`flow/constraint.sdc`:
```
create_clock -name core_clock -period 4.97 [get_ports {clk}]
set_input_delay 0.9940 -clock core_clock [delete_from_list [all_inputs] [get_ports {clk}]]
set_output_delay 0.9940 -clock core_clock [all_outputs]
set_load 0.01 [all_outputs]
```
`flow/design.v`:
```
module booth_sel(
  input [2:0] src,
  output [3:0] sel
);
wire y_add,y,y_sub;
wire sel_negative,sel_double_negative,sel_positive,sel_double_positive;
assign {y_add,y,y_sub} = src;
assign sel_negative =  y_add & (y & ~y_sub | ~y & y_sub);
assign sel_positive = ~y_add & (y & ~y_sub | ~y & y_sub);
assign sel_double_negative =  y_add & ~y & ~y_sub;
assign sel_double_positive = ~y_add &  y &  y_sub;
assign sel={sel_negative,sel_positive,sel_double_negative,sel_double_positive};
endmodule
module booth_result_sel(
  input [3:0] sel,
  input [1:0] src,
  output      p 
);
wire x,x_sub;
wire sel_negative,sel_double_negative,sel_positive,sel_double_positive;
assign {sel_negative,sel_positive,sel_double_negative,sel_double_positive}=sel;
assign {x,x_sub} =src;
assign p = ~(~(sel_negative & ~x) & ~(sel_double_negative & ~x_sub) 
           & ~(sel_positive & x ) & ~(sel_double_positive &  x_sub));
endmodule
module booth_partial
#(
    parameter WIDTH = 34
)
(
  input [2*WIDTH-1:0]  x_src,
  input [2:0] y_src,
  output [2*WIDTH-1:0]   p_result,
  output                cout 
);
wire y_add,y,y_sub;
assign {y_add,y,y_sub} = y_src;
wire [3:0] sel;
wire sel_negative,sel_double_negative,sel_positive,sel_double_positive;
assign {sel_negative,sel_positive,sel_double_negative,sel_double_positive}=sel;
assign cout=sel_negative || sel_double_negative;
booth_sel booth_sel(
    .src    (y_src),
    .sel    (sel)
);
booth_result_sel partial0(.sel (sel), .src ({x_src[0],1'b0}), .p (p_result[0]));
genvar x;
generate for ( x =1;x<WIDTH*2;x=x+1) begin : gen_partial
    booth_result_sel partial(.sel (sel), .src (x_src[x:x-1]), .p (p_result[x]));
end endgenerate
endmodule
module switch_17x68bits(
   input [1155:0] part_group,
      output [1155:0] sw_group
);
wire [67:0] po16,po15,po14,po13,po12,po11,po10,po09,po08,po07,po06,po05,po04,po03,po02,po01,po00;
assign {po16,po15,po14,po13,po12,po11,po10,po09,po08,po07,po06,po05,po04,po03,po02,po01,po00} = part_group;
genvar x;
generate for ( x =0;x<68;x=x+1) begin : gen_switch
    assign sw_group[(x+1)*17-1:x*17] = {po16[x],po15[x],po14[x],po13[x],po12[x],po11[x],po10[x],po09[x],
                                     po08[x],po07[x],po06[x],po05[x],po04[x],po03[x],po02[x],po01[x],po00[x]};
end endgenerate
endmodule
module walloc_17bits(
    input [16:0] src_in,
    input [13:0]  cin,
    output [13:0] cout_group,
    output      cout,s
);
wire [13:0] c;
wire [4:0] first_s;
csa csa0 (.in (src_in[16:14]), .cout (c[4]), .s (first_s[4]) );
csa csa1 (.in (src_in[13:11]), .cout (c[3]), .s (first_s[3]) );
csa csa2 (.in (src_in[10:08]), .cout (c[2]), .s (first_s[2]) );
csa csa3 (.in (src_in[07:05]), .cout (c[1]), .s (first_s[1]) );
csa csa4 (.in (src_in[04:02]), .cout (c[0]), .s (first_s[0]) );
wire [3:0] secnod_s;
csa csa5 (.in ({first_s[4:2]}             ), .cout (c[8]), .s (secnod_s[3]));
csa csa6 (.in ({first_s[1:0],src_in[1]}   ), .cout (c[7]), .s (secnod_s[2]));
csa csa7 (.in ({src_in[0],cin[4:3]}       ), .cout (c[6]), .s (secnod_s[1]));
csa csa8 (.in ({cin[2:0]}                 ), .cout (c[5]), .s (secnod_s[0]));
wire [1:0] thrid_s;
csa csa9 (.in (secnod_s[3:1]          ), .cout (c[10]), .s (thrid_s[1]));
csa csaA (.in ({secnod_s[0],cin[6:5]} ), .cout (c[09]), .s (thrid_s[0]));
wire [1:0] fourth_s;
csa csaB (.in ({thrid_s[1:0],cin[10]} ),  .cout (c[12]), .s (fourth_s[1]));
csa csaC (.in ({cin[9:7]             }),  .cout (c[11]), .s (fourth_s[0]));
wire fifth_s;
csa csaD (.in ({fourth_s[1:0],cin[11]}),  .cout (c[13]), .s (fifth_s));
csa csaE (.in ({fifth_s,cin[13:12]}   ),  .cout (cout),  .s  (s));
assign cout_group = c;
endmodule
module csa(
  input [2:0] in,
  output cout,s
);
wire a,b,cin;
assign a=in[2];
assign b=in[1];
assign cin=in[0];
assign s = a ^ b ^ cin;
assign cout = a & b | b & cin | a & cin;
endmodule
module booth_walloc# (parameter COMPUTER_WIDTH=32,parameter WIDTH =COMPUTER_WIDTH+2)
(
  input               clk           ,
  input               reset         ,
  input  [COMPUTER_WIDTH:0] src1,
  input  [COMPUTER_WIDTH:0] src2,
  input         in_valid,
  output reg    in_ready,
  output reg    out_valid,
  output [COMPUTER_WIDTH*2-1:0] result
);
reg [WIDTH-1:0] multiplier;
reg [WIDTH*2-1:0] multiplicand;
reg first_doing;
wire ready_to_doing;
assign ready_to_doing = in_ready && in_valid;
always@(posedge clk ) begin
      if (reset ) begin
        in_ready <=1'b0;
      end
      else begin
        in_ready<=1'b1;
      end
      if (ready_to_doing) begin
        first_doing<=1'b1;
      end
      else begin
        first_doing <= 1'b0;
      end
      out_valid <= first_doing;
end
always @(posedge clk ) begin
  if (ready_to_doing) begin
    multiplicand <= {{WIDTH{src1[COMPUTER_WIDTH]}},src1};
    multiplier <= {src2[COMPUTER_WIDTH],src2};
  end
end
wire [1155:0] part_group;
wire [16:0]   part_cout;
booth_partial part0 (.x_src (multiplicand), .y_src({multiplier[1:0],1'b0}), 
                        .p_result (part_group[67:0]), .cout(part_cout[0]));
genvar x;
generate for ( x =1;x<17;x=x+1) begin : gen_walloc_partial
booth_partial part (
                    .x_src ({multiplicand[2*WIDTH-1-2*x:0],
                    {2*x{1'b0}}}), 
                    .y_src({multiplier[(x+1)*2-1:x*2-1]}), 
                    .p_result (part_group[(x+1)*68-1:x*68]), .cout(part_cout[x]));
end endgenerate
wire [1155:0] swo_group; 
switch_17x68bits switch (.part_group (part_group), .sw_group (swo_group));
wire [937:0] wt_cout; 
wire [66:0]  wt_c;
wire [67:0]  wt_s;
walloc_17bits walloc00 (.src_in (swo_group[16:0]), .cin({part_cout[13:0]}), 
                    .cout_group (wt_cout[13:0]),  .cout(wt_c[0]), .s (wt_s[0]));
genvar y;
generate for ( y =1;y<67;y=y+1) begin : gen_walloc
walloc_17bits walloc  (.src_in (swo_group[(y+1)*17-1:y*17]), .cin({wt_cout[y*14-1:(y-1)*14]}), 
                    .cout_group (wt_cout[(y+1)*14-1:y*14]),  .cout(wt_c[y]), .s (wt_s[y]));
end endgenerate
walloc_17bits walloc67(.src_in (swo_group[1155:1139]), .cin({wt_cout[937:924]}), 
                    .cout_group (),  .cout(), .s (wt_s[67]));
reg [67:0] wt_s_buf,wt_c_buf;
reg  part_next_highest_bit;
always@(posedge clk ) begin
  if (first_doing) begin
    wt_c_buf <= {wt_c,part_cout[14]};
    wt_s_buf <= {wt_s};
    part_next_highest_bit <= part_cout[15];
  end
end
wire [WIDTH*2-1:0] adder_a;
wire [WIDTH*2-1:0] adder_b;
wire              adder_cin;
wire [WIDTH*2-1:0] adder_result;
wire        adder_cout;
assign adder_a   = wt_c_buf;
assign adder_b   = wt_s_buf;
assign adder_cin = part_next_highest_bit;
assign {adder_cout, adder_result} = adder_a + adder_b + {{WIDTH*2-2{1'b0}},adder_cin};
assign result = adder_result[COMPUTER_WIDTH*2-1:0];
endmodule
```
`flow/run.sh`:
```
#!/bin/bash
# the make line also repeats each setting of config.mk as NAME=value (left out here)
make -C /OpenROAD-flow-scripts/flow DESIGN_CONFIG=/design/flow/config.mk WORK_HOME=/design/flow/orfs CLKGATE_MAP_FILE= finish
```
`flow/config.mk`:
```
export PLATFORM = sky130hd
export DESIGN_NAME = booth_walloc
export DESIGN_NICKNAME = booth_walloc
export VERILOG_FILES = /design/flow/design.v
export SDC_FILE = /design/flow/constraint.sdc
export NUM_CORES = 4
export LEC_CHECK = 0
export CAP_MARGIN = 20
export CELL_PAD_IN_SITES_DETAIL_PLACEMENT = 1
export CELL_PAD_IN_SITES_GLOBAL_PLACEMENT = 2
export CORE_MARGIN = 2
export CORE_UTILIZATION = 52
export CTS_CLUSTER_SIZE = 26
export GPL_ROUTABILITY_DRIVEN = 1
export HOLD_SLACK_MARGIN = 0.02
export MAX_ROUTING_LAYER = met5
export MIN_ROUTING_LAYER = met1
export PLACE_DENSITY = 0.52
export SLEW_MARGIN = 20
```
==> results of run 1 <==
[routing by layer]
layer,vias up,part of all wire
met5,-,0.00060
met3,1146,0.14
li1,15700,-
met2,3366,0.43
met4,4,0.082
met1,20600,0.35
[layout make-up]
| class | count | area, sq um | share of cell area |
|---|---|---|---|
| clock inverters | 15 | 228 | 0.00418 |
| well taps | 1060 | 1330 | 0.0244 |
| diodes | 6 | 15.0 | 0.000276 |
| flip-flops and latches | 198 | 5920 | 0.109 |
| repair buffers | 817 | 9020 | 0.166 |
| multi-input cells | 3296 | 35000 | 0.643 |
| inverters | 657 | 2500 | 0.0459 |
| clock buffers | 17 | 425 | 0.00782 |
[through the flow]
| stage | worst slack (ns) | setup TNS [ns] | util | power (mW) | area [sq um] |
|---|---|---|---|---|---|
| after floorplan | -0.351 | -0.351 | - | 21.5 | 42400 |
| after global placement | -0.438 | -22.13 | 0.606 | 31.1 | 48700 |
| after detailed placement | -0.573 | -39.27 | 0.606 | 33.5 | 48700 |
| after CTS | -0.156 | -1.81 | 0.642 | 35.9 | 51600 |
| after global routing | -0.659 | -33.67 | 0.677 | 41.2 | 54400 |
| final | -0.711 | -33.67 | 0.677 | 38.7 | 54400 |
[timing repair]
| action | in CTS | in global routing |
|---|---|---|
| setup endpoints to repair | 154 | 140 |
| gates cloned | 13 | 12 |
| setup buffers | 74 | 101 |
| gates resized | 470 | 577 |
| pin swaps | 295 | 355 |
==> notes.md, run 1 <==
Figures from the implementation reports.

- The clock edge transition at the registers on the reported setup and hold paths is 0.09 ns.
- The combinational group share of total power reads 0.829.
- Of the total power, the share spent switching nets is 0.496.
- The launching element type of the critical path reads a flop.
- The signed area change from the synthesized netlist to the final layout is 28.9%.
- Setup repair after global routing could not meet its margin everywhere.
- The tool warning count for the run is 31.
- The minimum hold slack reads 0.812 ns.
- The number of stages on the worst setup path reads 14.
- The sequential cell fraction of total power is 0.126.
- The sequential cell area fraction in the yosys report is 0.140.
- Overall routing resource usage recorded by global route was 0.439.
- The clock tree from TritonCTS reads yes.
- The group drawing the most power is combinational logic.
- The stage delay of the slowest cell on the critical path is 0.65 ns.
- The final timing summary puts the cycle share of the worst path at 1.14.
- The worst setup path category is reg -> reg.
- Per STA, the endpoint of the critical path is adder_b[41].
- The horizontal extent of the die is 289 microns.
- The detailed-route wire length is 211000 microns.
- The xor and xnor area share after synthesis is 0.123.
- The distinct cell type count of the synthesized netlist reads 69.
- After detailed routing, the number of remaining DRC violations is 0.
- The die outline area is 83500 sq um.
- The number of register bits inferred by synthesis is 198.
- STA shows the worst reg2reg path with a cell count of 14.
- The most numerous cell on the critical path is sky130_fd_sc_hd__fa_1.
- The share of synthesized registers carrying an async set or reset reads 0.
- By instance count, the leading cell after synthesis is sky130_fd_sc_hd__fa_1.
- The global routing usage on met3 is 0.133.
- The number of nets in the synthesized netlist reads 5513.
- The initial antenna violation count was 10.
- The count of H-tree levels built during CTS reads 4.
- The setup-violating endpoint count in the final report is 107.
- The number of flops mapped to enable cells by yosys is 195.
- The area fraction in mux cells is 0.00783.
- Along the worst hold path, the cell count comes to 0.
- The net switching power is 19.2 mW.
- The detailed-placement wirelength estimate is 137000 microns.
- The arrival time of data at the critical path endpoint reads 5.98 ns.
- The most congested layer reported by global routing reads met2.
- The violation tally recorded at the end of detailed-routing iteration 0 is 5205.
- CTS placed an instance of sky130_fd_sc_hd__clkbuf_16 at the clock tree root.
- The path class of the lowest-slack min-delay path is reg -> reg.
- The net count of the finished layout is 5900.
- The number of port buffers is 134.
- The kind of end point of the critical path is a flop.
- The die height is 289 microns.
- After layout, the worst setup slack is -0.711 ns.
- The main kind of combinational logic by area is adder cells.
- Per the synthesis report, the adder-cell share of the synthesized area is 0.387.
- The number of maximum-capacitance violations reads 0.
- The tally of filler cells in the layout is 8442.
- The total count of max-transition violations in the final report reads 0.
- The leakage power total reads 22.7 nW.
- The number of cells in the yosys synthesis report reads 4600.
- By area the synthesized netlist is led by sky130_fd_sc_hd__fa_1 (36%), sky130_fd_sc_hd__edfxtp_1 (14%), sky130_fd_sc_hd__xor2_1 (6.2%).
- The floorplan core area is 80400 sq um.
- The layout checks failed on negative setup slack.
- The number of clock sinks is 198.
- The hold violation total from the final report is 0.
- The area figure in the yosys stat output is 42200 sq um.
- The shortest period the worst path allows reads 5.68 ns.
- The wire length of the first global-routing pass is 267000 microns.
- The total internal power is 19.5 mW.
- Of the total synthesized cell area, the portion taken by AND-OR and OR-AND cells is 0.164.
- The final antenna-violating net count reads 0.
- The synthesized netlist occupies a cell area of 42200 sq um.
- The maximum number of buffers from clock root to sink is 2.
- The number of rows in the core area is 104.
- The worst-case register-to-register setup slack reads -0.71 ns.
- The startpoint of the worst-slack reg-to-reg timing path reads multiplier[17].
- The number of primary I/O pins is 135.
- The worst min-delay path endpoint reads out_valid.
- The share of the core area taken by cells at floorplan is 0.525.
- The worst-path cell with the longest stage delay reads sky130_fd_sc_hd__fa_1.
- The flow reports power dissipated in sequential cells as 4.87 mW.
- The report lists the power per cell area as 711 nW/um^2.
- The largest fanout on the critical path reads 18.
- The post-placement cell count reads 5851.
- Of the post-synthesis cell area, the dominant cell type holds 0.364.
- The transition time at the pin with the least slew margin is 1.06 ns.
- The number of non-filler instances in the completed layout is 6066.
- The startpoint of the tightest hold check path reads first_doing.
- The met2 usage in global routing is 0.667.
- The synthesized instance count is 4600.
- The setup clock skew after layout is 0.0287 ns.
- The run finished, with violations left.
- The launch point of the critical path reads multiplier[17].
- The number of global-route vias before repair was 40500.
- The largest area contributor in the netlist reads sky130_fd_sc_hd__fa_1.
- The total overflow reported by the global router is 0.
- The number of iterations in the first detailed-routing pass is 8.
- The required time reported for the critical path endpoint is 5.27 ns.
- The hold-fix buffer count after cts reads 0.
- For reference, the critical path cell chain is buf_4, nor2_2, nand2_1, buf_12, buf_4, o21ai_0, fa_1, inv_1, fa_1, inv_1, fa_1, fa_1, fa_2, fa_2.
- Entering global routing, the biggest net connects 53 pins.
- Warnings reported by Yosys during synthesis add up to 1.
- The power attributed to combinational cells is 32.1 mW.
- The highest clock rate reads 176 MHz.
- In this run, power in the clock network comes to 1.75 mW.
- The number of vias per cell after detailed routing reads 6.73.
- The via total after detailed routing is 40800.
- The mean routed wirelength per cell reads 34.8 microns.
- The maximum resistive drop on vdd reads 0.569 mV.
- The endpoint of the most critical register-to-register path is adder_b[41].
- The clock latency of the later-clocked register in the worst-skew pair is 0.56 ns.
- The timing report notes that buffer and inverter cells on the critical path total 5.
- The share of total power dissipated in the clock network is 0.045.
- The worst slew margin relative to its limit reads 0.290.
- The synthesis run shows the most used standard cells to be sky130_fd_sc_hd__fa_1 (768), sky130_fd_sc_hd__inv_1 (657), sky130_fd_sc_hd__nor2_1 (522), sky130_fd_sc_hd__clkbuf_1 (372), sky130_fd_sc_hd__xor2_1 (298).
- The met1 routing resource usage after global routing reads 0.586.
- The weighted congestion at the end of routability-driven global placement is 1.01.
- The most common flop cell mapped by yosys is sky130_fd_sc_hd__edfxtp_1.
- The average size of a mapped cell reads 9.18 sq um.
- The cell family contributing the most delay on the critical path is adder cells.
- In this run, the synthesized area fraction spent on and/or/nand/nor cells is recorded as 0.0785.
- TritonCTS created 17 clock buffers.
==> run 2, diff against run 1 <==
Settings changed: CELL_PAD_IN_SITES_DETAIL_PLACEMENT 1 to not set, CELL_PAD_IN_SITES_GLOBAL_PLACEMENT 2 to not set, CORE_UTILIZATION 52 to 65, CTS_CLUSTER_DIAMETER set to 190, CTS_CLUSTER_SIZE 26 to 97, GPL_ROUTABILITY_DRIVEN 1 to not set, HOLD_SLACK_MARGIN 0.02 to not set, MAX_ROUTING_LAYER met5 to not set, MIN_ROUTING_LAYER met1 to not set, PLACE_DENSITY 0.52 to not set.
Clock period 4.97 ns to 6.2 ns, I/O delays scaled along.
==> run 2 against run 1 <==
  * Critical path depth down 3
  * Final cell count down 12%
  * Clock-buffer cell count up 1
  * Critical endpoint is now result[59]
  * First-iteration DRC count down 3.1%
  * Largest power group unchanged
  * Now clean on timing, DRC and antenna
  * Largest cell class unchanged
  * Synthesized area unchanged
  * Setup slack better by 0.96 ns
  * Routed wire length down 35%
  * Hold slack worse by 0.031 ns
  * Clock skew down 0.010 ns
  * Highest routed layer is now met4
==> notes.md, run 2 <==
Figures from the implementation reports.

- The flow ran to the end and the layout has no timing, DRC or antenna violations.
- The hold violation total from the final report is 0 (unchanged).
- The share of total power in the clock network is 0.047 (+0.002).
- The arrival time of data at the critical path endpoint is 4.71 ns (-1.27 ns).
- The tally of OpenROAD warnings came to 28 (-9.7%).
- The area fraction in and, or, nand and nor cells after synthesis is 0.0785 (unchanged).
- The number of maximum-capacitance violations reads 0 (unchanged).
- The required time reported for the critical path endpoint reads 4.96 ns (-0.31 ns).
- The most common flop cell mapped by yosys reads sky130_fd_sc_hd__edfxtp_1.
- The power after layout reads 25.6 mW (-34%).
- The setup-violating endpoint count in the final report is 0 (-100%).
- The number of stages on the worst setup path is 11 (-3).
- The area figure in the yosys stat output is 42200 sq um (unchanged).
- The kind of end point of the critical path reads an output pin.
- The worst slew margin relative to its limit is 0.229 (-0.0618).
- The aggregate global-route resource usage reads 0.420 (-0.0195).
- The total clock buffers created by CTS is 17 (unchanged).
- The combinational group share of total power reads 0.813 (-0.016).
- The worst reg2reg path depth is 18 (+4).
- The number of cells in the yosys synthesis report was 4600 (unchanged).
- The area fraction in mux cells reads 0.00783 (unchanged).
- The largest fanout on the critical path is 7 (-11).
- The launch point of the critical path was reported as adder_b[46].
- Per STA, the worst path accumulates the most delay in the family AND-OR/OR-AND gates.
- The total count of max-transition violations in the final report was 0 (unchanged).
- The cell area power density is 564 nW/um^2 (-21%).
- The adder and majority gate portion of the synthesized area came to 0.387 (unchanged).
- The largest area contributor in the netlist is sky130_fd_sc_hd__fa_1.
- The mean routed wirelength per cell is 25.6 microns (-26%).
- The leakage power total reads 19.2 nW (-16%).
- The largest net degree at the start of global routing is 68 (+28%).
- The post-route DRC violation count came to 0 (unchanged).
- The setup clock skew after layout is 0.0188 ns (-0.00997 ns).
- The highest clock rate is 168 MHz.
- The number of global-route vias before repair reads 34000 (-16%).
- The number of port buffers is 134 (unchanged).
- The path class of the lowest-slack min-delay path is reg -> reg.
- The stage delay of the slowest cell on the critical path is 0.97 ns (+0.32 ns).
- The die outline area reads 67000 sq um (-20%).
- The cell sequence reported for the critical path is ha_1, a21o_1, a21o_1, a21oi_1, nand2_1, a2111oi_4, nor2_1, a31oi_1, nor2b_1, xnor2_1, clkdlybuf4s50_1.
- The signed area change from the synthesized netlist to the final layout is 7.43%.
- The share of synthesized registers carrying an async set or reset came to 0 (unchanged).
- The number of nets in the synthesized netlist is 5513 (unchanged).
- The detailed-route wire length is 137000 microns (-35%).
- The yosys warning tally is 1 (unchanged).
- The setup slack after layout is 0.245 ns (+0.956 ns).
- The cell chosen for the clock root is sky130_fd_sc_hd__clkbuf_16.
- The number of register bits inferred by synthesis reads 198 (unchanged).
- The distinct cell type count of the synthesized netlist is 69 (unchanged).
- The main kind of combinational logic by area is adder cells.
- The initial cell density of the core reads 0.656 (+0.131).
- The net count of the finished layout is 5391 (-8.6%).
- The hold-fix buffer count after cts is 0 (unchanged).
- The netlist area before placement reads 42200 sq um (unchanged).
- The sequential cell fraction of total power was 0.140 (+0.014).
- The weighted congestion at the end of routability-driven global placement reads 1.01 (-0.58%).
- The clock edge transition at the registers on the reported setup and hold paths was 0.09 ns (about the same).
- The horizontal extent of the die is 259 microns (-10%).
- The via total after detailed routing reads 34500 (-15%).
- The wire length of the first global-routing pass is 209000 microns (-22%).
- The startpoint of the tightest hold check path is first_doing.
- The floorplan core area is 64300 sq um (-20%).
- The detailed-placement wirelength estimate reads 99700 microns (-27%).
- The switching part of the total power is 0.482 (-0.0142).
- The clock tree from TritonCTS is yes.
- Yosys reports that the most numerous cell types are sky130_fd_sc_hd__fa_1 (768), sky130_fd_sc_hd__inv_1 (657), sky130_fd_sc_hd__nor2_1 (522), sky130_fd_sc_hd__clkbuf_1 (372), sky130_fd_sc_hd__xor2_1 (298).
- The post-place setup slack reads 0.440 ns (+1.01 ns).
- STA classifies the critical path startpoint as a flop.
- The worst min-delay path endpoint reads adder_a[8].
- The number of rows in the core area reads 93 (-11%).
- The synthesized instance count reads 4600 (unchanged).
- The maximum number of buffers from clock root to sink is 2 (unchanged).
- The number of primary I/O pins is 135 (unchanged).
- For the worst reg-to-reg path, the endpoint reported by OpenROAD is adder_b[63].
- The most numerous cell on the critical path is sky130_fd_sc_hd__a21o_1.
- The average size of a mapped cell is 9.18 sq um (unchanged).
- The total internal power is 13.3 mW (-32%).
- The count of H-tree levels built during CTS is 4 (unchanged).
- Sorting the synthesized cells by area gives the leading types as sky130_fd_sc_hd__fa_1 (36%), sky130_fd_sc_hd__edfxtp_1 (14%), sky130_fd_sc_hd__xor2_1 (6.2%).
- The flip-flop and latch power came to 3.58 mW (-26%).
- The number of flops mapped to enable cells by yosys is 195 (unchanged).
- The power of the clock network is 1.20 mW (-31%).
- The number of clock sinks reads 198 (unchanged).
- The total overflow reported by the global router is 0 (unchanged).
- The sequential cell area fraction in the yosys report is 0.140 (unchanged).
- The biggest slice of the total power is consumed by combinational logic.
- The clock latency of the later-clocked register in the worst-skew pair reads 0.52 ns (-0.04 ns).
- The worst-case register-to-register setup slack is 0.40 ns (+1.11 ns).
- The capturing instance or port of the critical path is result[59].
- The top-area cell type share of the netlist area came to 0.364 (unchanged).
- The number of vias per cell after detailed routing came to 6.45 (-4.1%).
- The setup path with the least slack is of type reg -> out.
- The net switching power is 12.3 mW (-36%).
- The final antenna-violating net count was 0 (unchanged).
- The most frequent cell after synthesis is sky130_fd_sc_hd__fa_1.
- The number of iterations in the first detailed-routing pass reads 7 (-1).
- The post-synthesis compound-gate area fraction reads 0.164 (unchanged).
- The worst-path cell with the longest stage delay is sky130_fd_sc_hd__a2111oi_4.
- The initial antenna violation count is 2 (-8).
- The power attributed to combinational cells is 20.8 mW (-35%).
- The post-route clock period utilization came to 0.960 (-0.183).
- The xor and xnor area share after synthesis is 0.123 (unchanged).
- The transition time at the pin with the least slew margin reads 1.16 ns (+0.0926 ns).
- The maximum resistive drop on vdd reads 0.819 mV (+44%).
- The die height is 259 microns (-10%).
- The number of instances on the worst hold path came to 0 (unchanged).
- The buffer and inverter count on the worst path reads 1 (-4).
- The shortest period the worst path allows reads 5.95 ns.
- The initial DRC count is 5045 (-3.1%).
## run 2: metal layers
| metal | part of all wire | routed length (microns) | vias to the layer above | track usage |
|---|---|---|---|---|
| met5 | 0 | 0 | - | 0 |
| met4 | 0.045 | 6170 | 0 | 0.174 |
| met3 | 0.15 | 20500 | 409 | 0.140 |
| met2 | 0.42 | 57300 | 2699 | 0.590 |
| met1 | 0.39 | 52900 | 16800 | 0.598 |
| li1 | - | - | 14600 | - |
## run 2: repair_timing
item	4_1_cts	5_1_grt
gates resized	0	3
setup endpoints to repair	1	9
setup buffers	0	2
pin swaps	1	4
## run 2: cell type report
type,instances,area [sq um]
Inverter,657,2470
Tap cell,855,1070
Sequential cell,198,5920
Fill cell,5000,19000
Timing Repair Buffer,311,2980
Clock inverter,14,169
Clock buffer,18,429
Multi-Input combinational cell,3293,32300
Antenna cell,2,5.00
## run 2: per-stage QoR
stage | hold slack (ns) | cell area, sq um | utilization | TNS [ns] | instances
after detailed placement | 0.784 | 44700 | 0.694 | 0 | 5312
after global routing | 0.834 | 45300 | 0.705 | -0.0170 | 5346
after floorplan | 0.734 | 42200 | - | 0 | 4600
after global placement | 0.779 | 44700 | 0.694 | 0 | 5312
final | 0.780 | 45300 | 0.705 | 0 | 5348
after CTS | 0.804 | 45300 | 0.704 | 0 | 5344
==> run 3, diff against run 2 <==
Settings changed: CELL_PAD_IN_SITES_GLOBAL_PLACEMENT set to 3, CORE_UTILIZATION 65 to 64, CTS_CLUSTER_DIAMETER 190 to 268, CTS_CLUSTER_SIZE 97 to 44, GPL_ROUTABILITY_DRIVEN set to 0, HOLD_SLACK_MARGIN set to 0.18, MAX_ROUTING_LAYER set to met5, MIN_ROUTING_LAYER set to met2, PLACE_DENSITY_LB_ADDON set to 0.29.
Clock period 6.2 ns to 4.56 ns, I/O delays scaled along.
==> run 3 against run 2 <==
  * The flow now stops in global placement without I/O (3_1_place_gp_skip_io)
  * Synthesized area unchanged
  * Synthesized cell count unchanged
  * Die area increased by 1.5%
==> notes.md, run 3 <==
Implementation numbers.

- The horizontal extent of the die came to 261 microns (+0.76%).
- The number of cells in the yosys synthesis report reads 4600 (unchanged).
- The synthesized instance count was 4600 (unchanged).
- The first error in the log reads "[ERROR FLW-0024] Place density exceeds 1.0 (current PLACE_DENSITY_LB_ADDON =  0.29). Please check if the value of  PLACE_DENSITY_LB_ADDON is between 0 and 0.99".
- The number of register bits inferred by synthesis is 198 (unchanged).
- The main kind of combinational logic by area reads adder cells.
- The stage where the run ended is global placement without I/O (3_1_place_gp_skip_io).
- The area fraction in mux cells reads 0.00783 (unchanged).
- The adder and majority gate portion of the synthesized area reads 0.387 (unchanged).
- The share of synthesized registers carrying an async set or reset was 0 (unchanged).
- The initial cell density of the core reads 0.644 (-0.0116).
- The xor and xnor area share after synthesis was 0.123 (unchanged).
- The area fraction in and, or, nand and nor cells after synthesis reads 0.0785 (unchanged).
- The distinct cell type count of the synthesized netlist is 69 (unchanged).
- The post-synthesis compound-gate area fraction is 0.164 (unchanged).
- The largest total area in the synthesized netlist belongs to sky130_fd_sc_hd__fa_1.
- The number of rows in the core area is 94 (+1.1%).
- The area figure in the yosys stat output is 42200 sq um (unchanged).
- The commonest cells after synthesis are sky130_fd_sc_hd__fa_1 (768), sky130_fd_sc_hd__inv_1 (657), sky130_fd_sc_hd__nor2_1 (522), sky130_fd_sc_hd__clkbuf_1 (372), sky130_fd_sc_hd__xor2_1 (298).
- The die height reads 261 microns (+0.76%).
- The top-area cell type share of the netlist area came to 0.364 (unchanged).
- The commonest register cell is sky130_fd_sc_hd__edfxtp_1.
- The sequential cell area fraction in the yosys report is 0.140 (unchanged).
- The floorplan core area reads 65500 sq um (+1.8%).
- The die outline area is 68000 sq um (+1.5%).
- The yosys warning tally is 1 (unchanged).
- The number of flops mapped to enable cells by yosys reads 195 (unchanged).
- The flow did not finish.
- The average size of a mapped cell is 9.18 sq um (unchanged).
- The most frequent cell after synthesis reads sky130_fd_sc_hd__fa_1.
- The number of nets in the synthesized netlist came to 5513 (unchanged).
- In the post-synthesis netlist, the biggest area contributors are sky130_fd_sc_hd__fa_1 (36%), sky130_fd_sc_hd__edfxtp_1 (14%), sky130_fd_sc_hd__xor2_1 (6.2%).
- The netlist area before placement reads 42200 sq um (unchanged).
==> run 4, diff against run 3 <==
Settings changed: CELL_PAD_IN_SITES_GLOBAL_PLACEMENT 3 to not set, CORE_UTILIZATION 64 to 70, CTS_CLUSTER_DIAMETER 268 to not set, CTS_CLUSTER_SIZE 44 to 34, GPL_ROUTABILITY_DRIVEN 0 to not set, HOLD_SLACK_MARGIN 0.18 to not set, MAX_ROUTING_LAYER met5 to not set, MIN_ROUTING_LAYER met2 to not set, PLACE_DENSITY_LB_ADDON 0.29 to not set.
Clock period 4.56 ns to 4.65 ns, I/O delays scaled along.
==> run 4 against run 3 <==
  * The flow stops in global routing (5_1_grt)
  * Die area decreased by 8.4%
  * Synthesized cell count did not move
  * Synthesized area stayed put
==> notes.md, run 4 <==
Implementation numbers.

- The run stopped with a tool error.
- The stage where the run ended is global routing (5_1_grt).
- The tool reported: "[ERROR GRT-0232] Routing congestion too high. Check the congestion heatmap in the GUI".
- The adder and majority gate portion of the synthesized area came to 0.387 (unchanged).
- The number of port buffers is 134.
- Counting instances in the post-synthesis netlist gives the leading cell types as sky130_fd_sc_hd__fa_1 (768), sky130_fd_sc_hd__inv_1 (657), sky130_fd_sc_hd__nor2_1 (522), sky130_fd_sc_hd__clkbuf_1 (372), sky130_fd_sc_hd__xor2_1 (298).
- The sequential cell area fraction in the yosys report reads 0.140 (unchanged).
- The most common flop cell mapped by yosys reads sky130_fd_sc_hd__edfxtp_1.
- The number of rows in the core area reads 90 (-4.3%).
- The horizontal extent of the die reads 250 microns (-4.3%).
- During I/O placement, the number of pins put on the boundary was 135.
- The cell chosen for the clock root reads sky130_fd_sc_hd__clkbuf_16.
- The post-synthesis compound-gate area fraction is 0.164 (unchanged).
- The total overflow reported by the global router reads 2725.
- The netlist area before placement reads 42200 sq um (unchanged).
- The area fraction in mux cells reads 0.00783 (unchanged).
- The synthesized instance count reads 4600 (unchanged).
- The average size of a mapped cell reads 9.18 sq um (unchanged).
- The xor and xnor area share after synthesis reads 0.123 (unchanged).
- The largest area contributor in the netlist reads sky130_fd_sc_hd__fa_1.
- The hold-fix buffer count after cts is 0.
- The congestion estimate from routability-driven global placement came to 1.04.
- The area fraction in and, or, nand and nor cells after synthesis is 0.0785 (unchanged).
- The number of register bits inferred by synthesis is 198 (unchanged).
- The area figure in the yosys stat output was 42200 sq um (unchanged).
- The die outline area was 62300 sq um (-8.4%).
- After legalization and detailed placement, the total HPWL measured 111000 microns.
- The floorplan core area is 60000 sq um (-8.4%).
- Sorting the synthesis cell report by count puts at the top sky130_fd_sc_hd__fa_1.
- The total clock buffers created by CTS reads 17.
- The clock passes through at most 2 buffers.
- Yosys attributes the largest share of cell area to sky130_fd_sc_hd__fa_1 (36%), sky130_fd_sc_hd__edfxtp_1 (14%), sky130_fd_sc_hd__xor2_1 (6.2%).
- The count of H-tree levels built during CTS reads 4.
- The yosys warning tally is 1 (unchanged).
- The share of synthesized registers carrying an async set or reset is 0 (unchanged).
- The main kind of combinational logic by area reads adder cells.
- The initial cell density of the core came to 0.703 (+0.0589).
- The aggregate global-route resource usage reads 0.992.
- The clock drives 198 sinks.
- The die height reads 250 microns (-4.3%).
- The number of flops mapped to enable cells by yosys reads 195 (unchanged).
- The number of cells in the yosys synthesis report is 4600 (unchanged).
- The top-area cell type share of the netlist area reads 0.364 (unchanged).
- The distinct cell type count of the synthesized netlist reads 69 (unchanged).
- The number of nets in the synthesized netlist was 5513 (unchanged).
- Counting tap cells, the placed design contains a total of 5606 instances.
[run 4: repair_timing]
action                                  in CTS
endpoints found under the setup margin     171
cloned                                      30
pin swaps                                  257
resized                                    867
setup buffers                              141
[run 4: stage by stage]
| step | setup WS (ns) | cell area, sq um | hold slack (ns) | util | total power [mW] |
|---|---|---|---|---|---|
| 4_1_cts | -0.331 | 54100 | 0.816 | 0.901 | 36.8 |
| 3_5_place_dp | -0.560 | 48900 | 0.818 | 0.815 | 33.4 |
| 2_1_floorplan | -0.611 | 42900 | 0.730 | - | 22.6 |
| 3_3_place_gp | -0.463 | 48900 | 0.776 | 0.815 | 31.7 |
[run 4: per-layer routing]
layer / GRT usage / GRT overflow
met1: 0.946 / 210
met2: 1.10 / 1416
met3: 0.899 / 192
met4: 1.09 / 864
met5: 0.704 / 43
==> run 5, diff against run 4 <==
Settings changed: CTS_CLUSTER_SIZE 34 to 37, HOLD_SLACK_MARGIN set to 0.29, SETUP_SLACK_MARGIN set to 0.27, TNS_END_PERCENT set to 50.
Clock period 4.65 ns to 5.07 ns, I/O delays scaled along.
==> run 5 against run 4 <==
  * Synthesized area unchanged
  * The layout now fails its checks (negative setup slack)
  * Synthesized cell count unchanged
  * Die area unchanged
==> notes.md, run 5 <==
Figures from the implementation reports.

- The adder and majority gate portion of the synthesized area is 0.387 (unchanged).
- The hold violation total from the final report reads 0.
- The netlist area before placement is 42200 sq um (unchanged).
- The post-place setup slack is -0.0978 ns (+0.462 ns).
- The top-area cell type share of the netlist area reads 0.364 (unchanged).
- The cell chosen for the clock root is sky130_fd_sc_hd__clkbuf_16.
- The detailed-route wire length reads 155000 microns.
- The number of register bits inferred by synthesis is 198 (unchanged).
- The script extracted a total leakage power of 21.6 nW.
- The total clock buffers created by CTS was 17 (unchanged).
- The path class of the lowest-slack min-delay path reads reg -> reg.
- Warnings raised by the tools during the run amount to 31.
- The minimum hold slack is 0.579 ns.
- The total overflow reported by the global router is 0.
- The placed instance area is 46300 sq um (-5.2%).
- The initial cell density of the core is 0.703 (unchanged).
- The group drawing the most power is combinational logic.
- The share of total power in the clock network reads 0.046.
- For reference, the top cells by area after synthesis are sky130_fd_sc_hd__fa_1 (36%), sky130_fd_sc_hd__edfxtp_1 (14%), sky130_fd_sc_hd__xor2_1 (6.2%).
- The die height reads 250 microns (unchanged).
- The net switching power reads 16.0 mW.
- The footprint of the flip-flops and latches is 5920 sq um.
- The number of cells in the yosys synthesis report is 4600 (unchanged).
- The area fraction in mux cells reads 0.00783 (unchanged).
- The synthesized instance count was 4600 (unchanged).
- Setup repair after global routing could not meet its margin everywhere.
- The share of synthesized registers carrying an async set or reset is 0 (unchanged).
- The number of flops mapped to enable cells by yosys reads 195 (unchanged).
- The arrival time of data at the critical path endpoint is 5.41 ns.
- The final sum of negative setup slack reads -0.204 ns.
- The count of H-tree levels built during CTS is 4 (unchanged).
- Of all nets on the critical path, the largest fanout is 7.
- Counting instances, the worst hold path has a depth of 0.
- The signed area change from the synthesized netlist to the final layout reads 22.0%.
- The shortest period the worst path allows reads 5.14 ns.
- Looking at hold timing, the worst path starts from first_doing.
- Clock latency on the worst-skew pair, taken at its later pin, is 0.54 ns.
- The wire length of the first global-routing pass reads 219000 microns.
- The internal portion of the total power is 17.4 mW.
- The xor and xnor area share after synthesis is 0.123 (unchanged).
- The power report attributes to the combinational group a share of 0.822.
- The stage delay of the slowest cell on the critical path is 0.56 ns.
- The number of non-filler instances in the completed layout reads 5555.
- The endpoint of the most critical register-to-register path is adder_b[10].
- The worst register-to-register path begins at multiplier[5].
- Entering global routing, the biggest net connects 68 pins.
- The worst setup path is captured at a flop.
- The maximum resistive drop on vdd is 0.958 mV.
- The worst slew margin relative to its limit is 0.247.
- The die outline area reads 62300 sq um (unchanged).
- The checks that failed were negative setup slack.
- The critical path goes through buf_4, buf_6, buf_12, and3b_2, buf_6, buf_12, buf_12, buf_6, a211oi_4, fa_1, fa_1, fa_1, inv_2, fa_1, fa_1, fa_2.
- The script computed the net switching share of total power as 0.479.
- The post-placement cell count came to 5350 (-4.6%).
- In this run the worst setup path begins at multiplier[5].
- The number of clock sinks is 198 (unchanged).
- The finished layout reports a core utilization of 0.858.
- The transition time at the pin with the least slew margin reads 1.13 ns.
- The main kind of combinational logic by area is adder cells.
- The yosys warning tally was 1 (unchanged).
- The flow ran to the end, but the layout failed its checks.
- The final antenna-violating net count is 0.
- The flip-flop and latch power is 4.43 mW.
- The number of primary I/O pins is 135 (unchanged).
- With fillers left out, the area of the finished cells amounts to 51500 sq um.
- The worst-case reg-to-reg setup slack stands at -0.07 ns.
- Per the post-run analysis, buffers plus inverters along the critical path come to 8.
- The worst min-delay path endpoint is adder_a[59].
- The average size of a mapped cell is 9.18 sq um (unchanged).
- The clock tree from TritonCTS reads yes.
- The via total after detailed routing is 38300.
- The worst-path cell with the longest stage delay is sky130_fd_sc_hd__fa_1.
- The cell family contributing the most delay on the critical path is adder cells.
- The clock edge transition at the registers on the reported setup and hold paths reads 0.09 ns.
- The power attributed to combinational cells is 27.4 mW.
- The horizontal extent of the die is 250 microns (unchanged).
- On the final layout, the worst clock skew is 0.0242 ns.
- The worst setup path category is reg -> reg.
- The post-synthesis compound-gate area fraction is 0.164 (unchanged).
- The STA report counts the stages on the worst setup path as 16.
- The post-route clock period utilization reads 1.01.
- The most numerous cell type found on the critical path is sky130_fd_sc_hd__fa_1.
- The number of rows in the core area reads 90 (unchanged).
- The power report attributes to the sequential group a share of 0.133.
- The total count of max-transition violations in the final report reads 0.
- The number of port buffers was 134 (unchanged).
- The number of global-route vias before repair reads 37200.
- The cell area power density is 648 nW/um^2.
- The distinct cell type count of the synthesized netlist reads 69 (unchanged).
- The floorplan core area is 60000 sq um (unchanged).
- The weighted congestion at the end of routability-driven global placement reads 1.00 (-3.7%).
- sky130_fd_sc_hd__fa_1 takes more of the synthesized area than any other cell.
- The power of the clock network is 1.53 mW.
- The area figure in the yosys stat output came to 42200 sq um (unchanged).
- Based on the critical path, the design can be clocked at up to 195 MHz.
- The tally of filler cells in the layout reads 3147.
- The combined area of the multi-input logic cells is 34500 sq um.
- The worst reg2reg path depth reads 16.
- The net count of the finished layout is 5672.
- The maximum number of buffers from clock root to sink is 2 (unchanged).
- The launching element type of the critical path reads a flop.
- The number of maximum-capacitance violations is 0.
- The routed layout reports a DRC error count of 0.
- Summing internal, switching and leakage power gives 33.4 mW.
- The required time reported for the critical path endpoint is 5.35 ns.
- Dividing the detail-routed via count by the number of cells gives 6.89.
- The area fraction in and, or, nand and nor cells after synthesis is 0.0785 (unchanged).
- The violation tally recorded at the end of detailed-routing iteration 0 is 6290.
- The number of iterations in the first detailed-routing pass is 10.
- The aggregate global-route resource usage is 0.467.
- In the post-synthesis netlist, the cell with the most instances is sky130_fd_sc_hd__fa_1.
- The setup slack after layout reads -0.0661 ns.
- The commonest cells after synthesis are sky130_fd_sc_hd__fa_1 (768), sky130_fd_sc_hd__inv_1 (657), sky130_fd_sc_hd__nor2_1 (522), sky130_fd_sc_hd__clkbuf_1 (372), sky130_fd_sc_hd__xor2_1 (298).
- The sequential cell area fraction in the yosys report reads 0.140 (unchanged).
- The number of nets in the synthesized netlist was 5513 (unchanged).
- In the final report, the number of endpoints failing setup comes to 7.
- The initial antenna violation count is 1.
- The most common flop cell mapped by yosys is sky130_fd_sc_hd__edfxtp_1.
- The capturing instance or port of the critical path is adder_b[10].
- The detailed-placement wirelength estimate is 100000 microns (-10%).
- The mean routed wirelength per cell reads 27.9 microns.
-- run 5: final cells by class --
cell class,count,area share
inverter,657,0.0485
tap,782,0.0190
multi-input combinational,3294,0.670
clock inverter,15,0.00381
clock buffer,17,0.00826
sequential,198,0.115
antenna,1,0.0000486
timing repair buffer,591,0.135
-- run 5: repair_timing --
| item | in CTS | in global routing |
|---|---|---|
| gates cloned | 14 | 12 |
| buffers inserted | 71 | 75 |
| endpoints found under the setup margin | 157 | 162 |
| hold buffers | 0 | 0 |
| pin swaps | 169 | 303 |
| gates resized | 411 | 401 |
-- run 5: per-layer routing --
metal / track usage / up-vias / wire, microns
li1: - / 15200 / -
met3: 0.186 / 1095 / 25900
met5: 0.00772 / - / 139
met1: 0.612 / 18500 / 52100
met2: 0.680 / 3506 / 64500
met4: 0.225 / 6 / 12500
==> run 6, diff against run 5 <==
Settings changed: CORE_UTILIZATION 70 to 32, CTS_CLUSTER_SIZE 37 to not set, HOLD_SLACK_MARGIN 0.29 to not set, SETUP_SLACK_MARGIN 0.27 to not set, TNS_END_PERCENT 50 to not set.
Clock period 5.07 ns to 11.5 ns, I/O delays scaled along.
==> run 6 against run 5 <==
  * The run now finishes clean
  * Register-to-register slack better by 4.4 ns
  * Clock-buffer cell count unchanged
  * Final cell count increased by 11%
  * Global-route usage down 25 points
  * Via count is 13% lower
  * Total power decreased by 57%
  * Synthesized cell count stayed put
  * Largest power group unchanged
  * Highest routed layer unchanged
==> notes.md, run 6 <==
Figures from the implementation reports.

- The final core utilization is 0.349 (-0.509).
- The worst setup path category reads reg -> out.
- The number of non-filler instances in the completed layout reads 6154 (+11%).
- The total clock buffers created by CTS was 17 (unchanged).
- The adder and majority gate portion of the synthesized area was 0.387 (unchanged).
- The highest clock rate reads 132 MHz.
- The total count of max-transition violations in the final report reads 0 (unchanged).
- The worst slew margin relative to its limit is 0.225 (-0.0223).
- The hold violation total from the final report is 0 (unchanged).
- The combined area of the multi-input logic cells is 32400 sq um (-6.0%).
- The largest area contributor in the netlist is sky130_fd_sc_hd__fa_1.
- The aggregate global-route resource usage is 0.212 (-0.255).
- The flip-flop and latch power is 1.91 mW (-57%).
- The hold-fix buffer count after cts reads 0 (unchanged).
- The transition time at the pin with the least slew margin came to 1.16 ns (+0.0307 ns).
- The number of cells in the yosys synthesis report reads 4600 (unchanged).
- The clock edge transition at the registers on the reported setup and hold paths is 0.09 ns (about the same).
- The number of global-route vias before repair was 33400 (-10%).
- The required time reported for the critical path endpoint is 9.20 ns (+3.85 ns).
- The initial antenna violation count came to 5 (+4).
- The wire length of the first global-routing pass reads 217000 microns (-0.90%).
- The mean routed wirelength per cell reads 23.3 microns (-17%).
- The cell family contributing the most delay on the critical path reads AND-OR/OR-AND gates.
- The setup clock skew after layout came to 0.0238 ns (-0.000425 ns).
- The cell chosen for the clock root is sky130_fd_sc_hd__clkbuf_16.
- The initial DRC count reads 3897 (-38%).
- The launching element type of the critical path is a flop.
- The critical path starts at adder_a[0].
- The area figure in the yosys stat output reads 42200 sq um (unchanged).
- The buffer and inverter count on the worst path reads 3 (-5).
- The clock tree from TritonCTS reads yes.
- The most common flop cell mapped by yosys reads sky130_fd_sc_hd__edfxtp_1.
- The largest fanout on the critical path reads 5 (-2).
- The switching part of the total power was 0.496 (+0.0169).
- The path class of the lowest-slack min-delay path reads reg -> reg.
- By instance count, the leading cell after synthesis is sky130_fd_sc_hd__fa_1.
- The count of cells resized by post-cts repair is 0 (-100%).
- The die outline area reads 135000 sq um (+120%).
- The footprint of the flip-flops and latches came to 5920 sq um (unchanged).
- The net count of the finished layout is 5298 (-6.6%).
- The average size of a mapped cell is 9.18 sq um (unchanged).
- The tally of filler cells in the layout is 13300 (+320%).
- The capturing instance or port of the critical path is result[62].
- The maximum number of buffers from clock root to sink is 2 (unchanged).
- The number of instances on the worst hold path is 0 (unchanged).
- The cell area power density is 313 nW/um^2 (-52%).
- The worst-case register-to-register setup slack was 4.38 ns (+4.45 ns).
- The worst reg2reg path depth is 18 (+2).
- The leakage power total was 18.7 nW (-13%).
- The number of port buffers reads 134 (unchanged).
- The total internal power is 7.21 mW (-59%).
- The endpoint of the most critical register-to-register path is adder_b[63].
- The setup-violating endpoint count in the final report came to 0 (-7).
- The worst-path cell with the longest stage delay is sky130_fd_sc_hd__a211oi_2.
- The top-area cell type share of the netlist area reads 0.364 (unchanged).
- The number of rows in the core area is 133 (+48%).
- The via total after detailed routing is 33500 (-13%).
- The number of iterations in the first detailed-routing pass is 7 (-3).
- The share of synthesized registers carrying an async set or reset reads 0 (unchanged).
- The run finished with no timing, DRC or antenna violations.
- The post-placement cell count is 6119 (+14%).
- The number of nets in the synthesized netlist reads 5513 (unchanged).
- The worst hold path terminates at adder_b[12].
- The synthesized instance count was 4600 (unchanged).
- The signed area change from the synthesized netlist to the final layout reads 8.33%.
- The net switching power is 7.10 mW (-56%).
- The weighted congestion at the end of routability-driven global placement reads 0.906 (-9.4%).
- The clock latency of the later-clocked register in the worst-skew pair reads 0.54 ns (about the same).
- The final antenna-violating net count reads 0 (unchanged).
- The setup slack after layout is 3.92 ns (+3.99 ns).
- The share of total power in the clock network is 0.049 (+0.003).
- The final sum of negative setup slack is 0 ns (+0.204 ns).
- The horizontal extent of the die reads 367 microns (+47%).
- The shortest period the worst path allows reads 7.58 ns.
- The largest part of the power goes to combinational logic.
- The power attributed to combinational cells is 11.7 mW (-57%).
- The total overflow reported by the global router is 0 (unchanged).
- Per STA, the worst path is made up of inv_1, fa_1, inv_1, fa_1, a211oi_1, o21ai_2, o2111ai_2, a21boi_2, a211oi_2, o31ai_4, a2111oi_2, o41ai_2, xor2_1, clkdlybuf4s50_1.
- The maximum resistive drop on vdd is 0.227 mV (-76%).
- The number of register bits inferred by synthesis was 198 (unchanged).
- The tally of OpenROAD warnings is 26 (-16%).
- The stage delay of the slowest cell on the critical path is 0.71 ns (+0.15 ns).
- The number of primary I/O pins was 135 (unchanged).
- The number of maximum-capacitance violations reads 0 (unchanged).
- The detailed-route wire length reads 143000 microns (-7.6%).
- The arrival time of data at the critical path endpoint is 5.28 ns (-0.13 ns).
- The initial cell density of the core reads 0.322 (-0.381).
- The area fraction in mux cells is 0.00783 (unchanged).
- In the synthesized netlist, the cells that appear most often are sky130_fd_sc_hd__fa_1 (768), sky130_fd_sc_hd__inv_1 (657), sky130_fd_sc_hd__nor2_1 (522), sky130_fd_sc_hd__clkbuf_1 (372), sky130_fd_sc_hd__xor2_1 (298).
- The sequential cell fraction of total power is 0.133 (about the same).
- By area the synthesized netlist is led by sky130_fd_sc_hd__fa_1 (36%), sky130_fd_sc_hd__edfxtp_1 (14%), sky130_fd_sc_hd__xor2_1 (6.2%).
- The worst setup path is captured at an output pin.
- The largest net degree at the start of global routing was 56 (-18%).
- Setup repair after global routing left no endpoint under its margin.
- The number of flops mapped to enable cells by yosys reads 195 (unchanged).
- The xor and xnor area share after synthesis reads 0.123 (unchanged).
- The post-route DRC violation count was 0 (unchanged).
- The power after layout is 14.3 mW (-57%).
- The post-place setup slack is 4.35 ns (+4.45 ns).
- The combinational group share of total power is 0.817 (-0.005).
- The post-synthesis compound-gate area fraction is 0.164 (unchanged).
- The count of H-tree levels built during CTS is 4 (unchanged).
- The post-route clock period utilization came to 0.659 (-0.354).
- The number of vias per cell after detailed routing reads 5.44 (-21%).
- The number of clock sinks reads 198 (unchanged).
- The distinct cell type count of the synthesized netlist is 69 (unchanged).
- The number of stages on the worst setup path is 14 (-2).
- The die height is 367 microns (+47%).
- The power of the clock network is 706 uW (-54%).
- The yosys warning tally came to 1 (unchanged).
- The number of setup buffers added after CTS reads 0 (-100%).
- Looking at the reg2reg group, the worst path starts from multiplier[17].
- The main kind of combinational logic by area is adder cells.
- The sequential cell area fraction in the yosys report is 0.140 (unchanged).
- The area fraction in and, or, nand and nor cells after synthesis reads 0.0785 (unchanged).
- The netlist area before placement reads 42200 sq um (unchanged).
- The floorplan core area reads 131000 sq um (+120%).
- The startpoint of the tightest hold check path is first_doing.
- The detailed-placement wirelength estimate is 103000 microns (+2.7%).
run 6: area by class of cell:
type	count	share of cell area
multi-input cells	3293	0.710
flip-flops and latches	198	0.129
inverters	657	0.0539
well taps	1755	0.0480
repair buffers	218	0.0444
clock buffers	17	0.00930
clock inverters	15	0.00517
diodes	1	0.0000547
run 6: stage by stage:
step,hold slack [ns],instance area [sq um]
floorplan,0.734,42200
global placement,0.643,45000
detailed placement,0.647,45000
CTS,0.671,45700
global route,0.688,45700
finish,0.667,45700
run 6: layer usage:
metal	global-route usage	share of wire
met1	0.292	0.41
met2	0.323	0.44
met3	0.0508	0.11
met4	0.0747	0.034
met5	0.00285	0.00064
==> run 7, diff against run 6 <==
Settings changed: CAP_MARGIN 20 to 0, CORE_UTILIZATION 32 to 70, CTS_CLUSTER_SIZE set to 37, HOLD_SLACK_MARGIN set to 0.29, SETUP_SLACK_MARGIN set to 0.27, TNS_END_PERCENT set to 50.
Clock period 11.5 ns to 4.98 ns, I/O delays scaled along.
==> run 7 against run 6 <==
  * Routed wire length increased by 9.6%
  * Flip-flop count is the same
  * Largest cell class unchanged
  * The layout now fails its checks (negative setup slack)
  * Critical path depth grew 5
  * Sequential share of layout area is 1.5 points lower
  * Clock skew up 0.0053 ns
  * Clock power up 130%
  * Synthesized area did not move
  * Cell area is 14% higher
==> notes.md, run 7 <==
Figures from the implementation reports.

- The detailed-placement wirelength estimate is 102000 microns (-1.0%).
- The largest fanout on the critical path reads 9 (+4).
- The setup slack after layout is -0.486 ns (-4.41 ns).
- The power after layout is 34.6 mW (+140%).
- The worst reg2reg path depth is 19 (+1).
- The number of nets in the synthesized netlist reads 5513 (unchanged).
- The top-area cell type share of the netlist area is 0.364 (unchanged).
- The number of maximum-capacitance violations is 0 (unchanged).
- Broken down by cell family, the worst path's largest delay share belongs to adder cells.
- The number of instances on the worst hold path reads 0 (unchanged).
- The net count of the finished layout is 5720 (+8.0%).
- The number of register bits inferred by synthesis is 198 (unchanged).
- The clock latency of the later-clocked register in the worst-skew pair was 0.54 ns (about the same).
- The clock edge transition at the registers on the reported setup and hold paths was 0.11 ns (+0.02 ns).
- The post-synthesis compound-gate area fraction is 0.164 (unchanged).
- The number of rows in the core area reads 90 (-32%).
- The synthesis report lists the most area-consuming cells as sky130_fd_sc_hd__fa_1 (36%), sky130_fd_sc_hd__edfxtp_1 (14%), sky130_fd_sc_hd__xor2_1 (6.2%).
- The synthesized instance count reads 4600 (unchanged).
- The number of cells in the yosys synthesis report reads 4600 (unchanged).
- The cell area power density reads 667 nW/um^2 (+110%).
- The yosys warning tally reads 1 (unchanged).
- The sequential cell area fraction in the yosys report is 0.140 (unchanged).
- The clock tree from TritonCTS reads yes.
- The area fraction in mux cells was 0.00783 (unchanged).
- The distinct cell type count of the synthesized netlist is 69 (unchanged).
- The largest net degree at the start of global routing is 68 (+21%).
- The weighted congestion at the end of routability-driven global placement is 1.03 (+13%).
- The area fraction in and, or, nand and nor cells after synthesis is 0.0785 (unchanged).
- The total count of max-transition violations in the final report is 0 (unchanged).
- The aggregate global-route resource usage is 0.470 (+0.258).
- The total internal power is 18.0 mW (+150%).
- The initial cell density of the core reads 0.703 (+0.381).
- The required time reported for the critical path endpoint is 5.26 ns (-3.94 ns).
- The horizontal extent of the die was 250 microns (-32%).
- The sequential cell fraction of total power is 0.130 (-0.003).
- The initial antenna violation count is 3 (-2).
- The die outline area is 62300 sq um (-54%).
- The detailed-route wire length was 157000 microns (+9.6%).
- The number of primary I/O pins reads 135 (unchanged).
- The highest clock rate is 183 MHz.
- The leakage power total is 21.7 nW (+16%).
- The setup-violating endpoint count in the final report reads 84 (+84).
- The area figure in the yosys stat output reads 42200 sq um (unchanged).
- The transition time at the pin with the least slew margin was 1.10 ns (-0.0647 ns).
- The number of iterations in the first detailed-routing pass reads 28 (+21).
- Following the worst setup path forward leads to its endpoint at adder_b[63].
- The final antenna-violating net count reads 0 (unchanged).
- sky130_fd_sc_hd__fa_1 is the most common cell in the netlist.
- The die height reads 250 microns (-32%).
- The hold-fix buffer count after cts is 0 (unchanged).
- The launch point of the critical path reads multiplier[9].
- The startpoint of the worst-slack reg-to-reg timing path is multiplier[9].
- The net switching power is 16.6 mW (+130%).
- The worst setup path category reads reg -> reg.
- The maximum number of buffers from clock root to sink reads 2 (unchanged).
- The worst slew margin relative to its limit is 0.270 (+0.0450).
- The share of total power in the clock network reads 0.046 (-0.003).
- The largest area contributor in the netlist is sky130_fd_sc_hd__fa_1.
- The buffer and inverter count on the worst path is 3 (unchanged).
- The flow ran to the end, but the layout failed its checks.
- The floorplan core area was 60000 sq um (-54%).
- The wire length of the first global-routing pass came to 220000 microns (+1.5%).
- The stage delay of the slowest cell on the critical path is 0.61 ns (-0.10 ns).
- The flip-flop and latch power was 4.50 mW (+140%).
- The worst-case register-to-register setup slack is -0.49 ns (-4.87 ns).
- The group drawing the most power reads combinational logic.
- The number of stages on the worst setup path was 19 (+5).
- The most common flop cell mapped by yosys is sky130_fd_sc_hd__edfxtp_1.
- The startpoint of the tightest hold check path is first_doing.
- The maximum resistive drop on vdd reads 1.08 mV (+380%).
- The path class of the lowest-slack min-delay path reads reg -> reg.
- The power of the clock network is 1.59 mW (+130%).
- The via total after detailed routing is 38800 (+16%).
- The setup clock skew after layout reads 0.0291 ns (+0.00528 ns).
- The total clock buffers created by CTS is 17 (unchanged).
- The endpoint of the most critical register-to-register path is adder_b[63].
- The share of synthesized registers carrying an async set or reset is 0 (unchanged).
- The launching element type of the critical path is a flop.
- Setup repair after global routing could not meet its margin everywhere.
- The most numerous cell on the critical path reads sky130_fd_sc_hd__xnor2_1.
- The signed area change from the synthesized netlist to the final layout is 23.0%.
- The adder and majority gate portion of the synthesized area is 0.387 (unchanged).
- The commonest cells after synthesis are sky130_fd_sc_hd__fa_1 (768), sky130_fd_sc_hd__inv_1 (657), sky130_fd_sc_hd__nor2_1 (522), sky130_fd_sc_hd__clkbuf_1 (372), sky130_fd_sc_hd__xor2_1 (298).
- The number of clock sinks is 198 (unchanged).
- The netlist area before placement reads 42200 sq um (unchanged).
- The worst-path cell with the longest stage delay reads sky130_fd_sc_hd__fa_2.
- The worst min-delay path endpoint reads adder_b[12].
- Counting I/O delays and the setup requirement, the final critical path takes 5.47 ns.
- The xor and xnor area share after synthesis is 0.123 (unchanged).
- The number of vias per cell after detailed routing reads 6.93 (+27%).
- The cell chosen for the clock root is sky130_fd_sc_hd__clkbuf_16.
- The switching part of the total power is 0.479 (-0.0168).
- The hold violation total from the final report is 0 (unchanged).
- The power attributed to combinational cells reads 28.5 mW (+140%).
- The tally of OpenROAD warnings is 31 (+19%).
- The number of flops mapped to enable cells by yosys is 195 (unchanged).
- The post-place setup slack is -0.286 ns (-4.64 ns).
- The average size of a mapped cell is 9.18 sq um (unchanged).
- The number of port buffers came to 134 (unchanged).
- The post-route DRC violation count reads 0 (unchanged).
- The count of H-tree levels built during CTS reads 4 (unchanged).
- A clean result was blocked by negative setup slack.
- The number of global-route vias before repair is 37600 (+12%).
- The total overflow reported by the global router is 0 (unchanged).
- The mean routed wirelength per cell is 28.1 microns (+20%).
- The cell sequence reported for the critical path is buf_4, nand2_1, nand2_1, o21ai_4, o21ai_0, nor2b_1, fa_2, inv_1, fa_1, fa_1, inv_1, fa_2, xor2_2, xnor2_1, xnor2_1, xnor2_1, xnor2_1, xnor2_1, xnor2_1.
- The combinational group share of total power is 0.824 (+0.007).
- The arrival time of data at the critical path endpoint is 5.74 ns (+0.46 ns).
- The initial DRC count is 7220 (+85%).
- The post-route clock period utilization reads 1.10 (+0.439).
- The main kind of combinational logic by area is adder cells.
- The worst setup path is captured at a flop.
-- run 7: layout make-up --
class,instances,area [sq um]
multi-input combinational,3295,34600
timing repair inverter,1,7.51
sequential,198,5920
inverter,657,2500
clock buffer,17,425
clock inverter,15,210
antenna,1,2.50
fill,3060,8120
tap,782,978
timing repair buffer,637,7260
-- run 7: through the flow --
step / setup TNS (ns) / std cells / cell area [sq um] / hold slack (ns) / utilization
detailed placement: -3.04 / 5415 / 46900 / 0.747 / 0.781
floorplan: -0.281 / 4600 / 42600 / 0.730 / -
global placement: -0.809 / 5415 / 46900 / 0.741 / 0.781
finish: -7.02 / 5603 / 51900 / 0.764 / 0.865
CTS: -0.118 / 5532 / 50000 / 0.770 / 0.833
global route: -14.86 / 5602 / 51900 / 0.785 / 0.865
-- run 7: per-layer routing --
layer	share of wire	track usage
met1	0.34	0.612
met2	0.41	0.692
met3	0.17	0.182
met4	0.079	0.232
met5	0.00076	0
-- run 7: repair_timing --
item,CTS,global route
cloned,17,9
pin swaps,146,256
setup buffers,68,61
resized,473,358
setup endpoints to repair,170,168
endpoints found under the hold margin,0,0
Power is estimated from default activity; no workload was simulated.
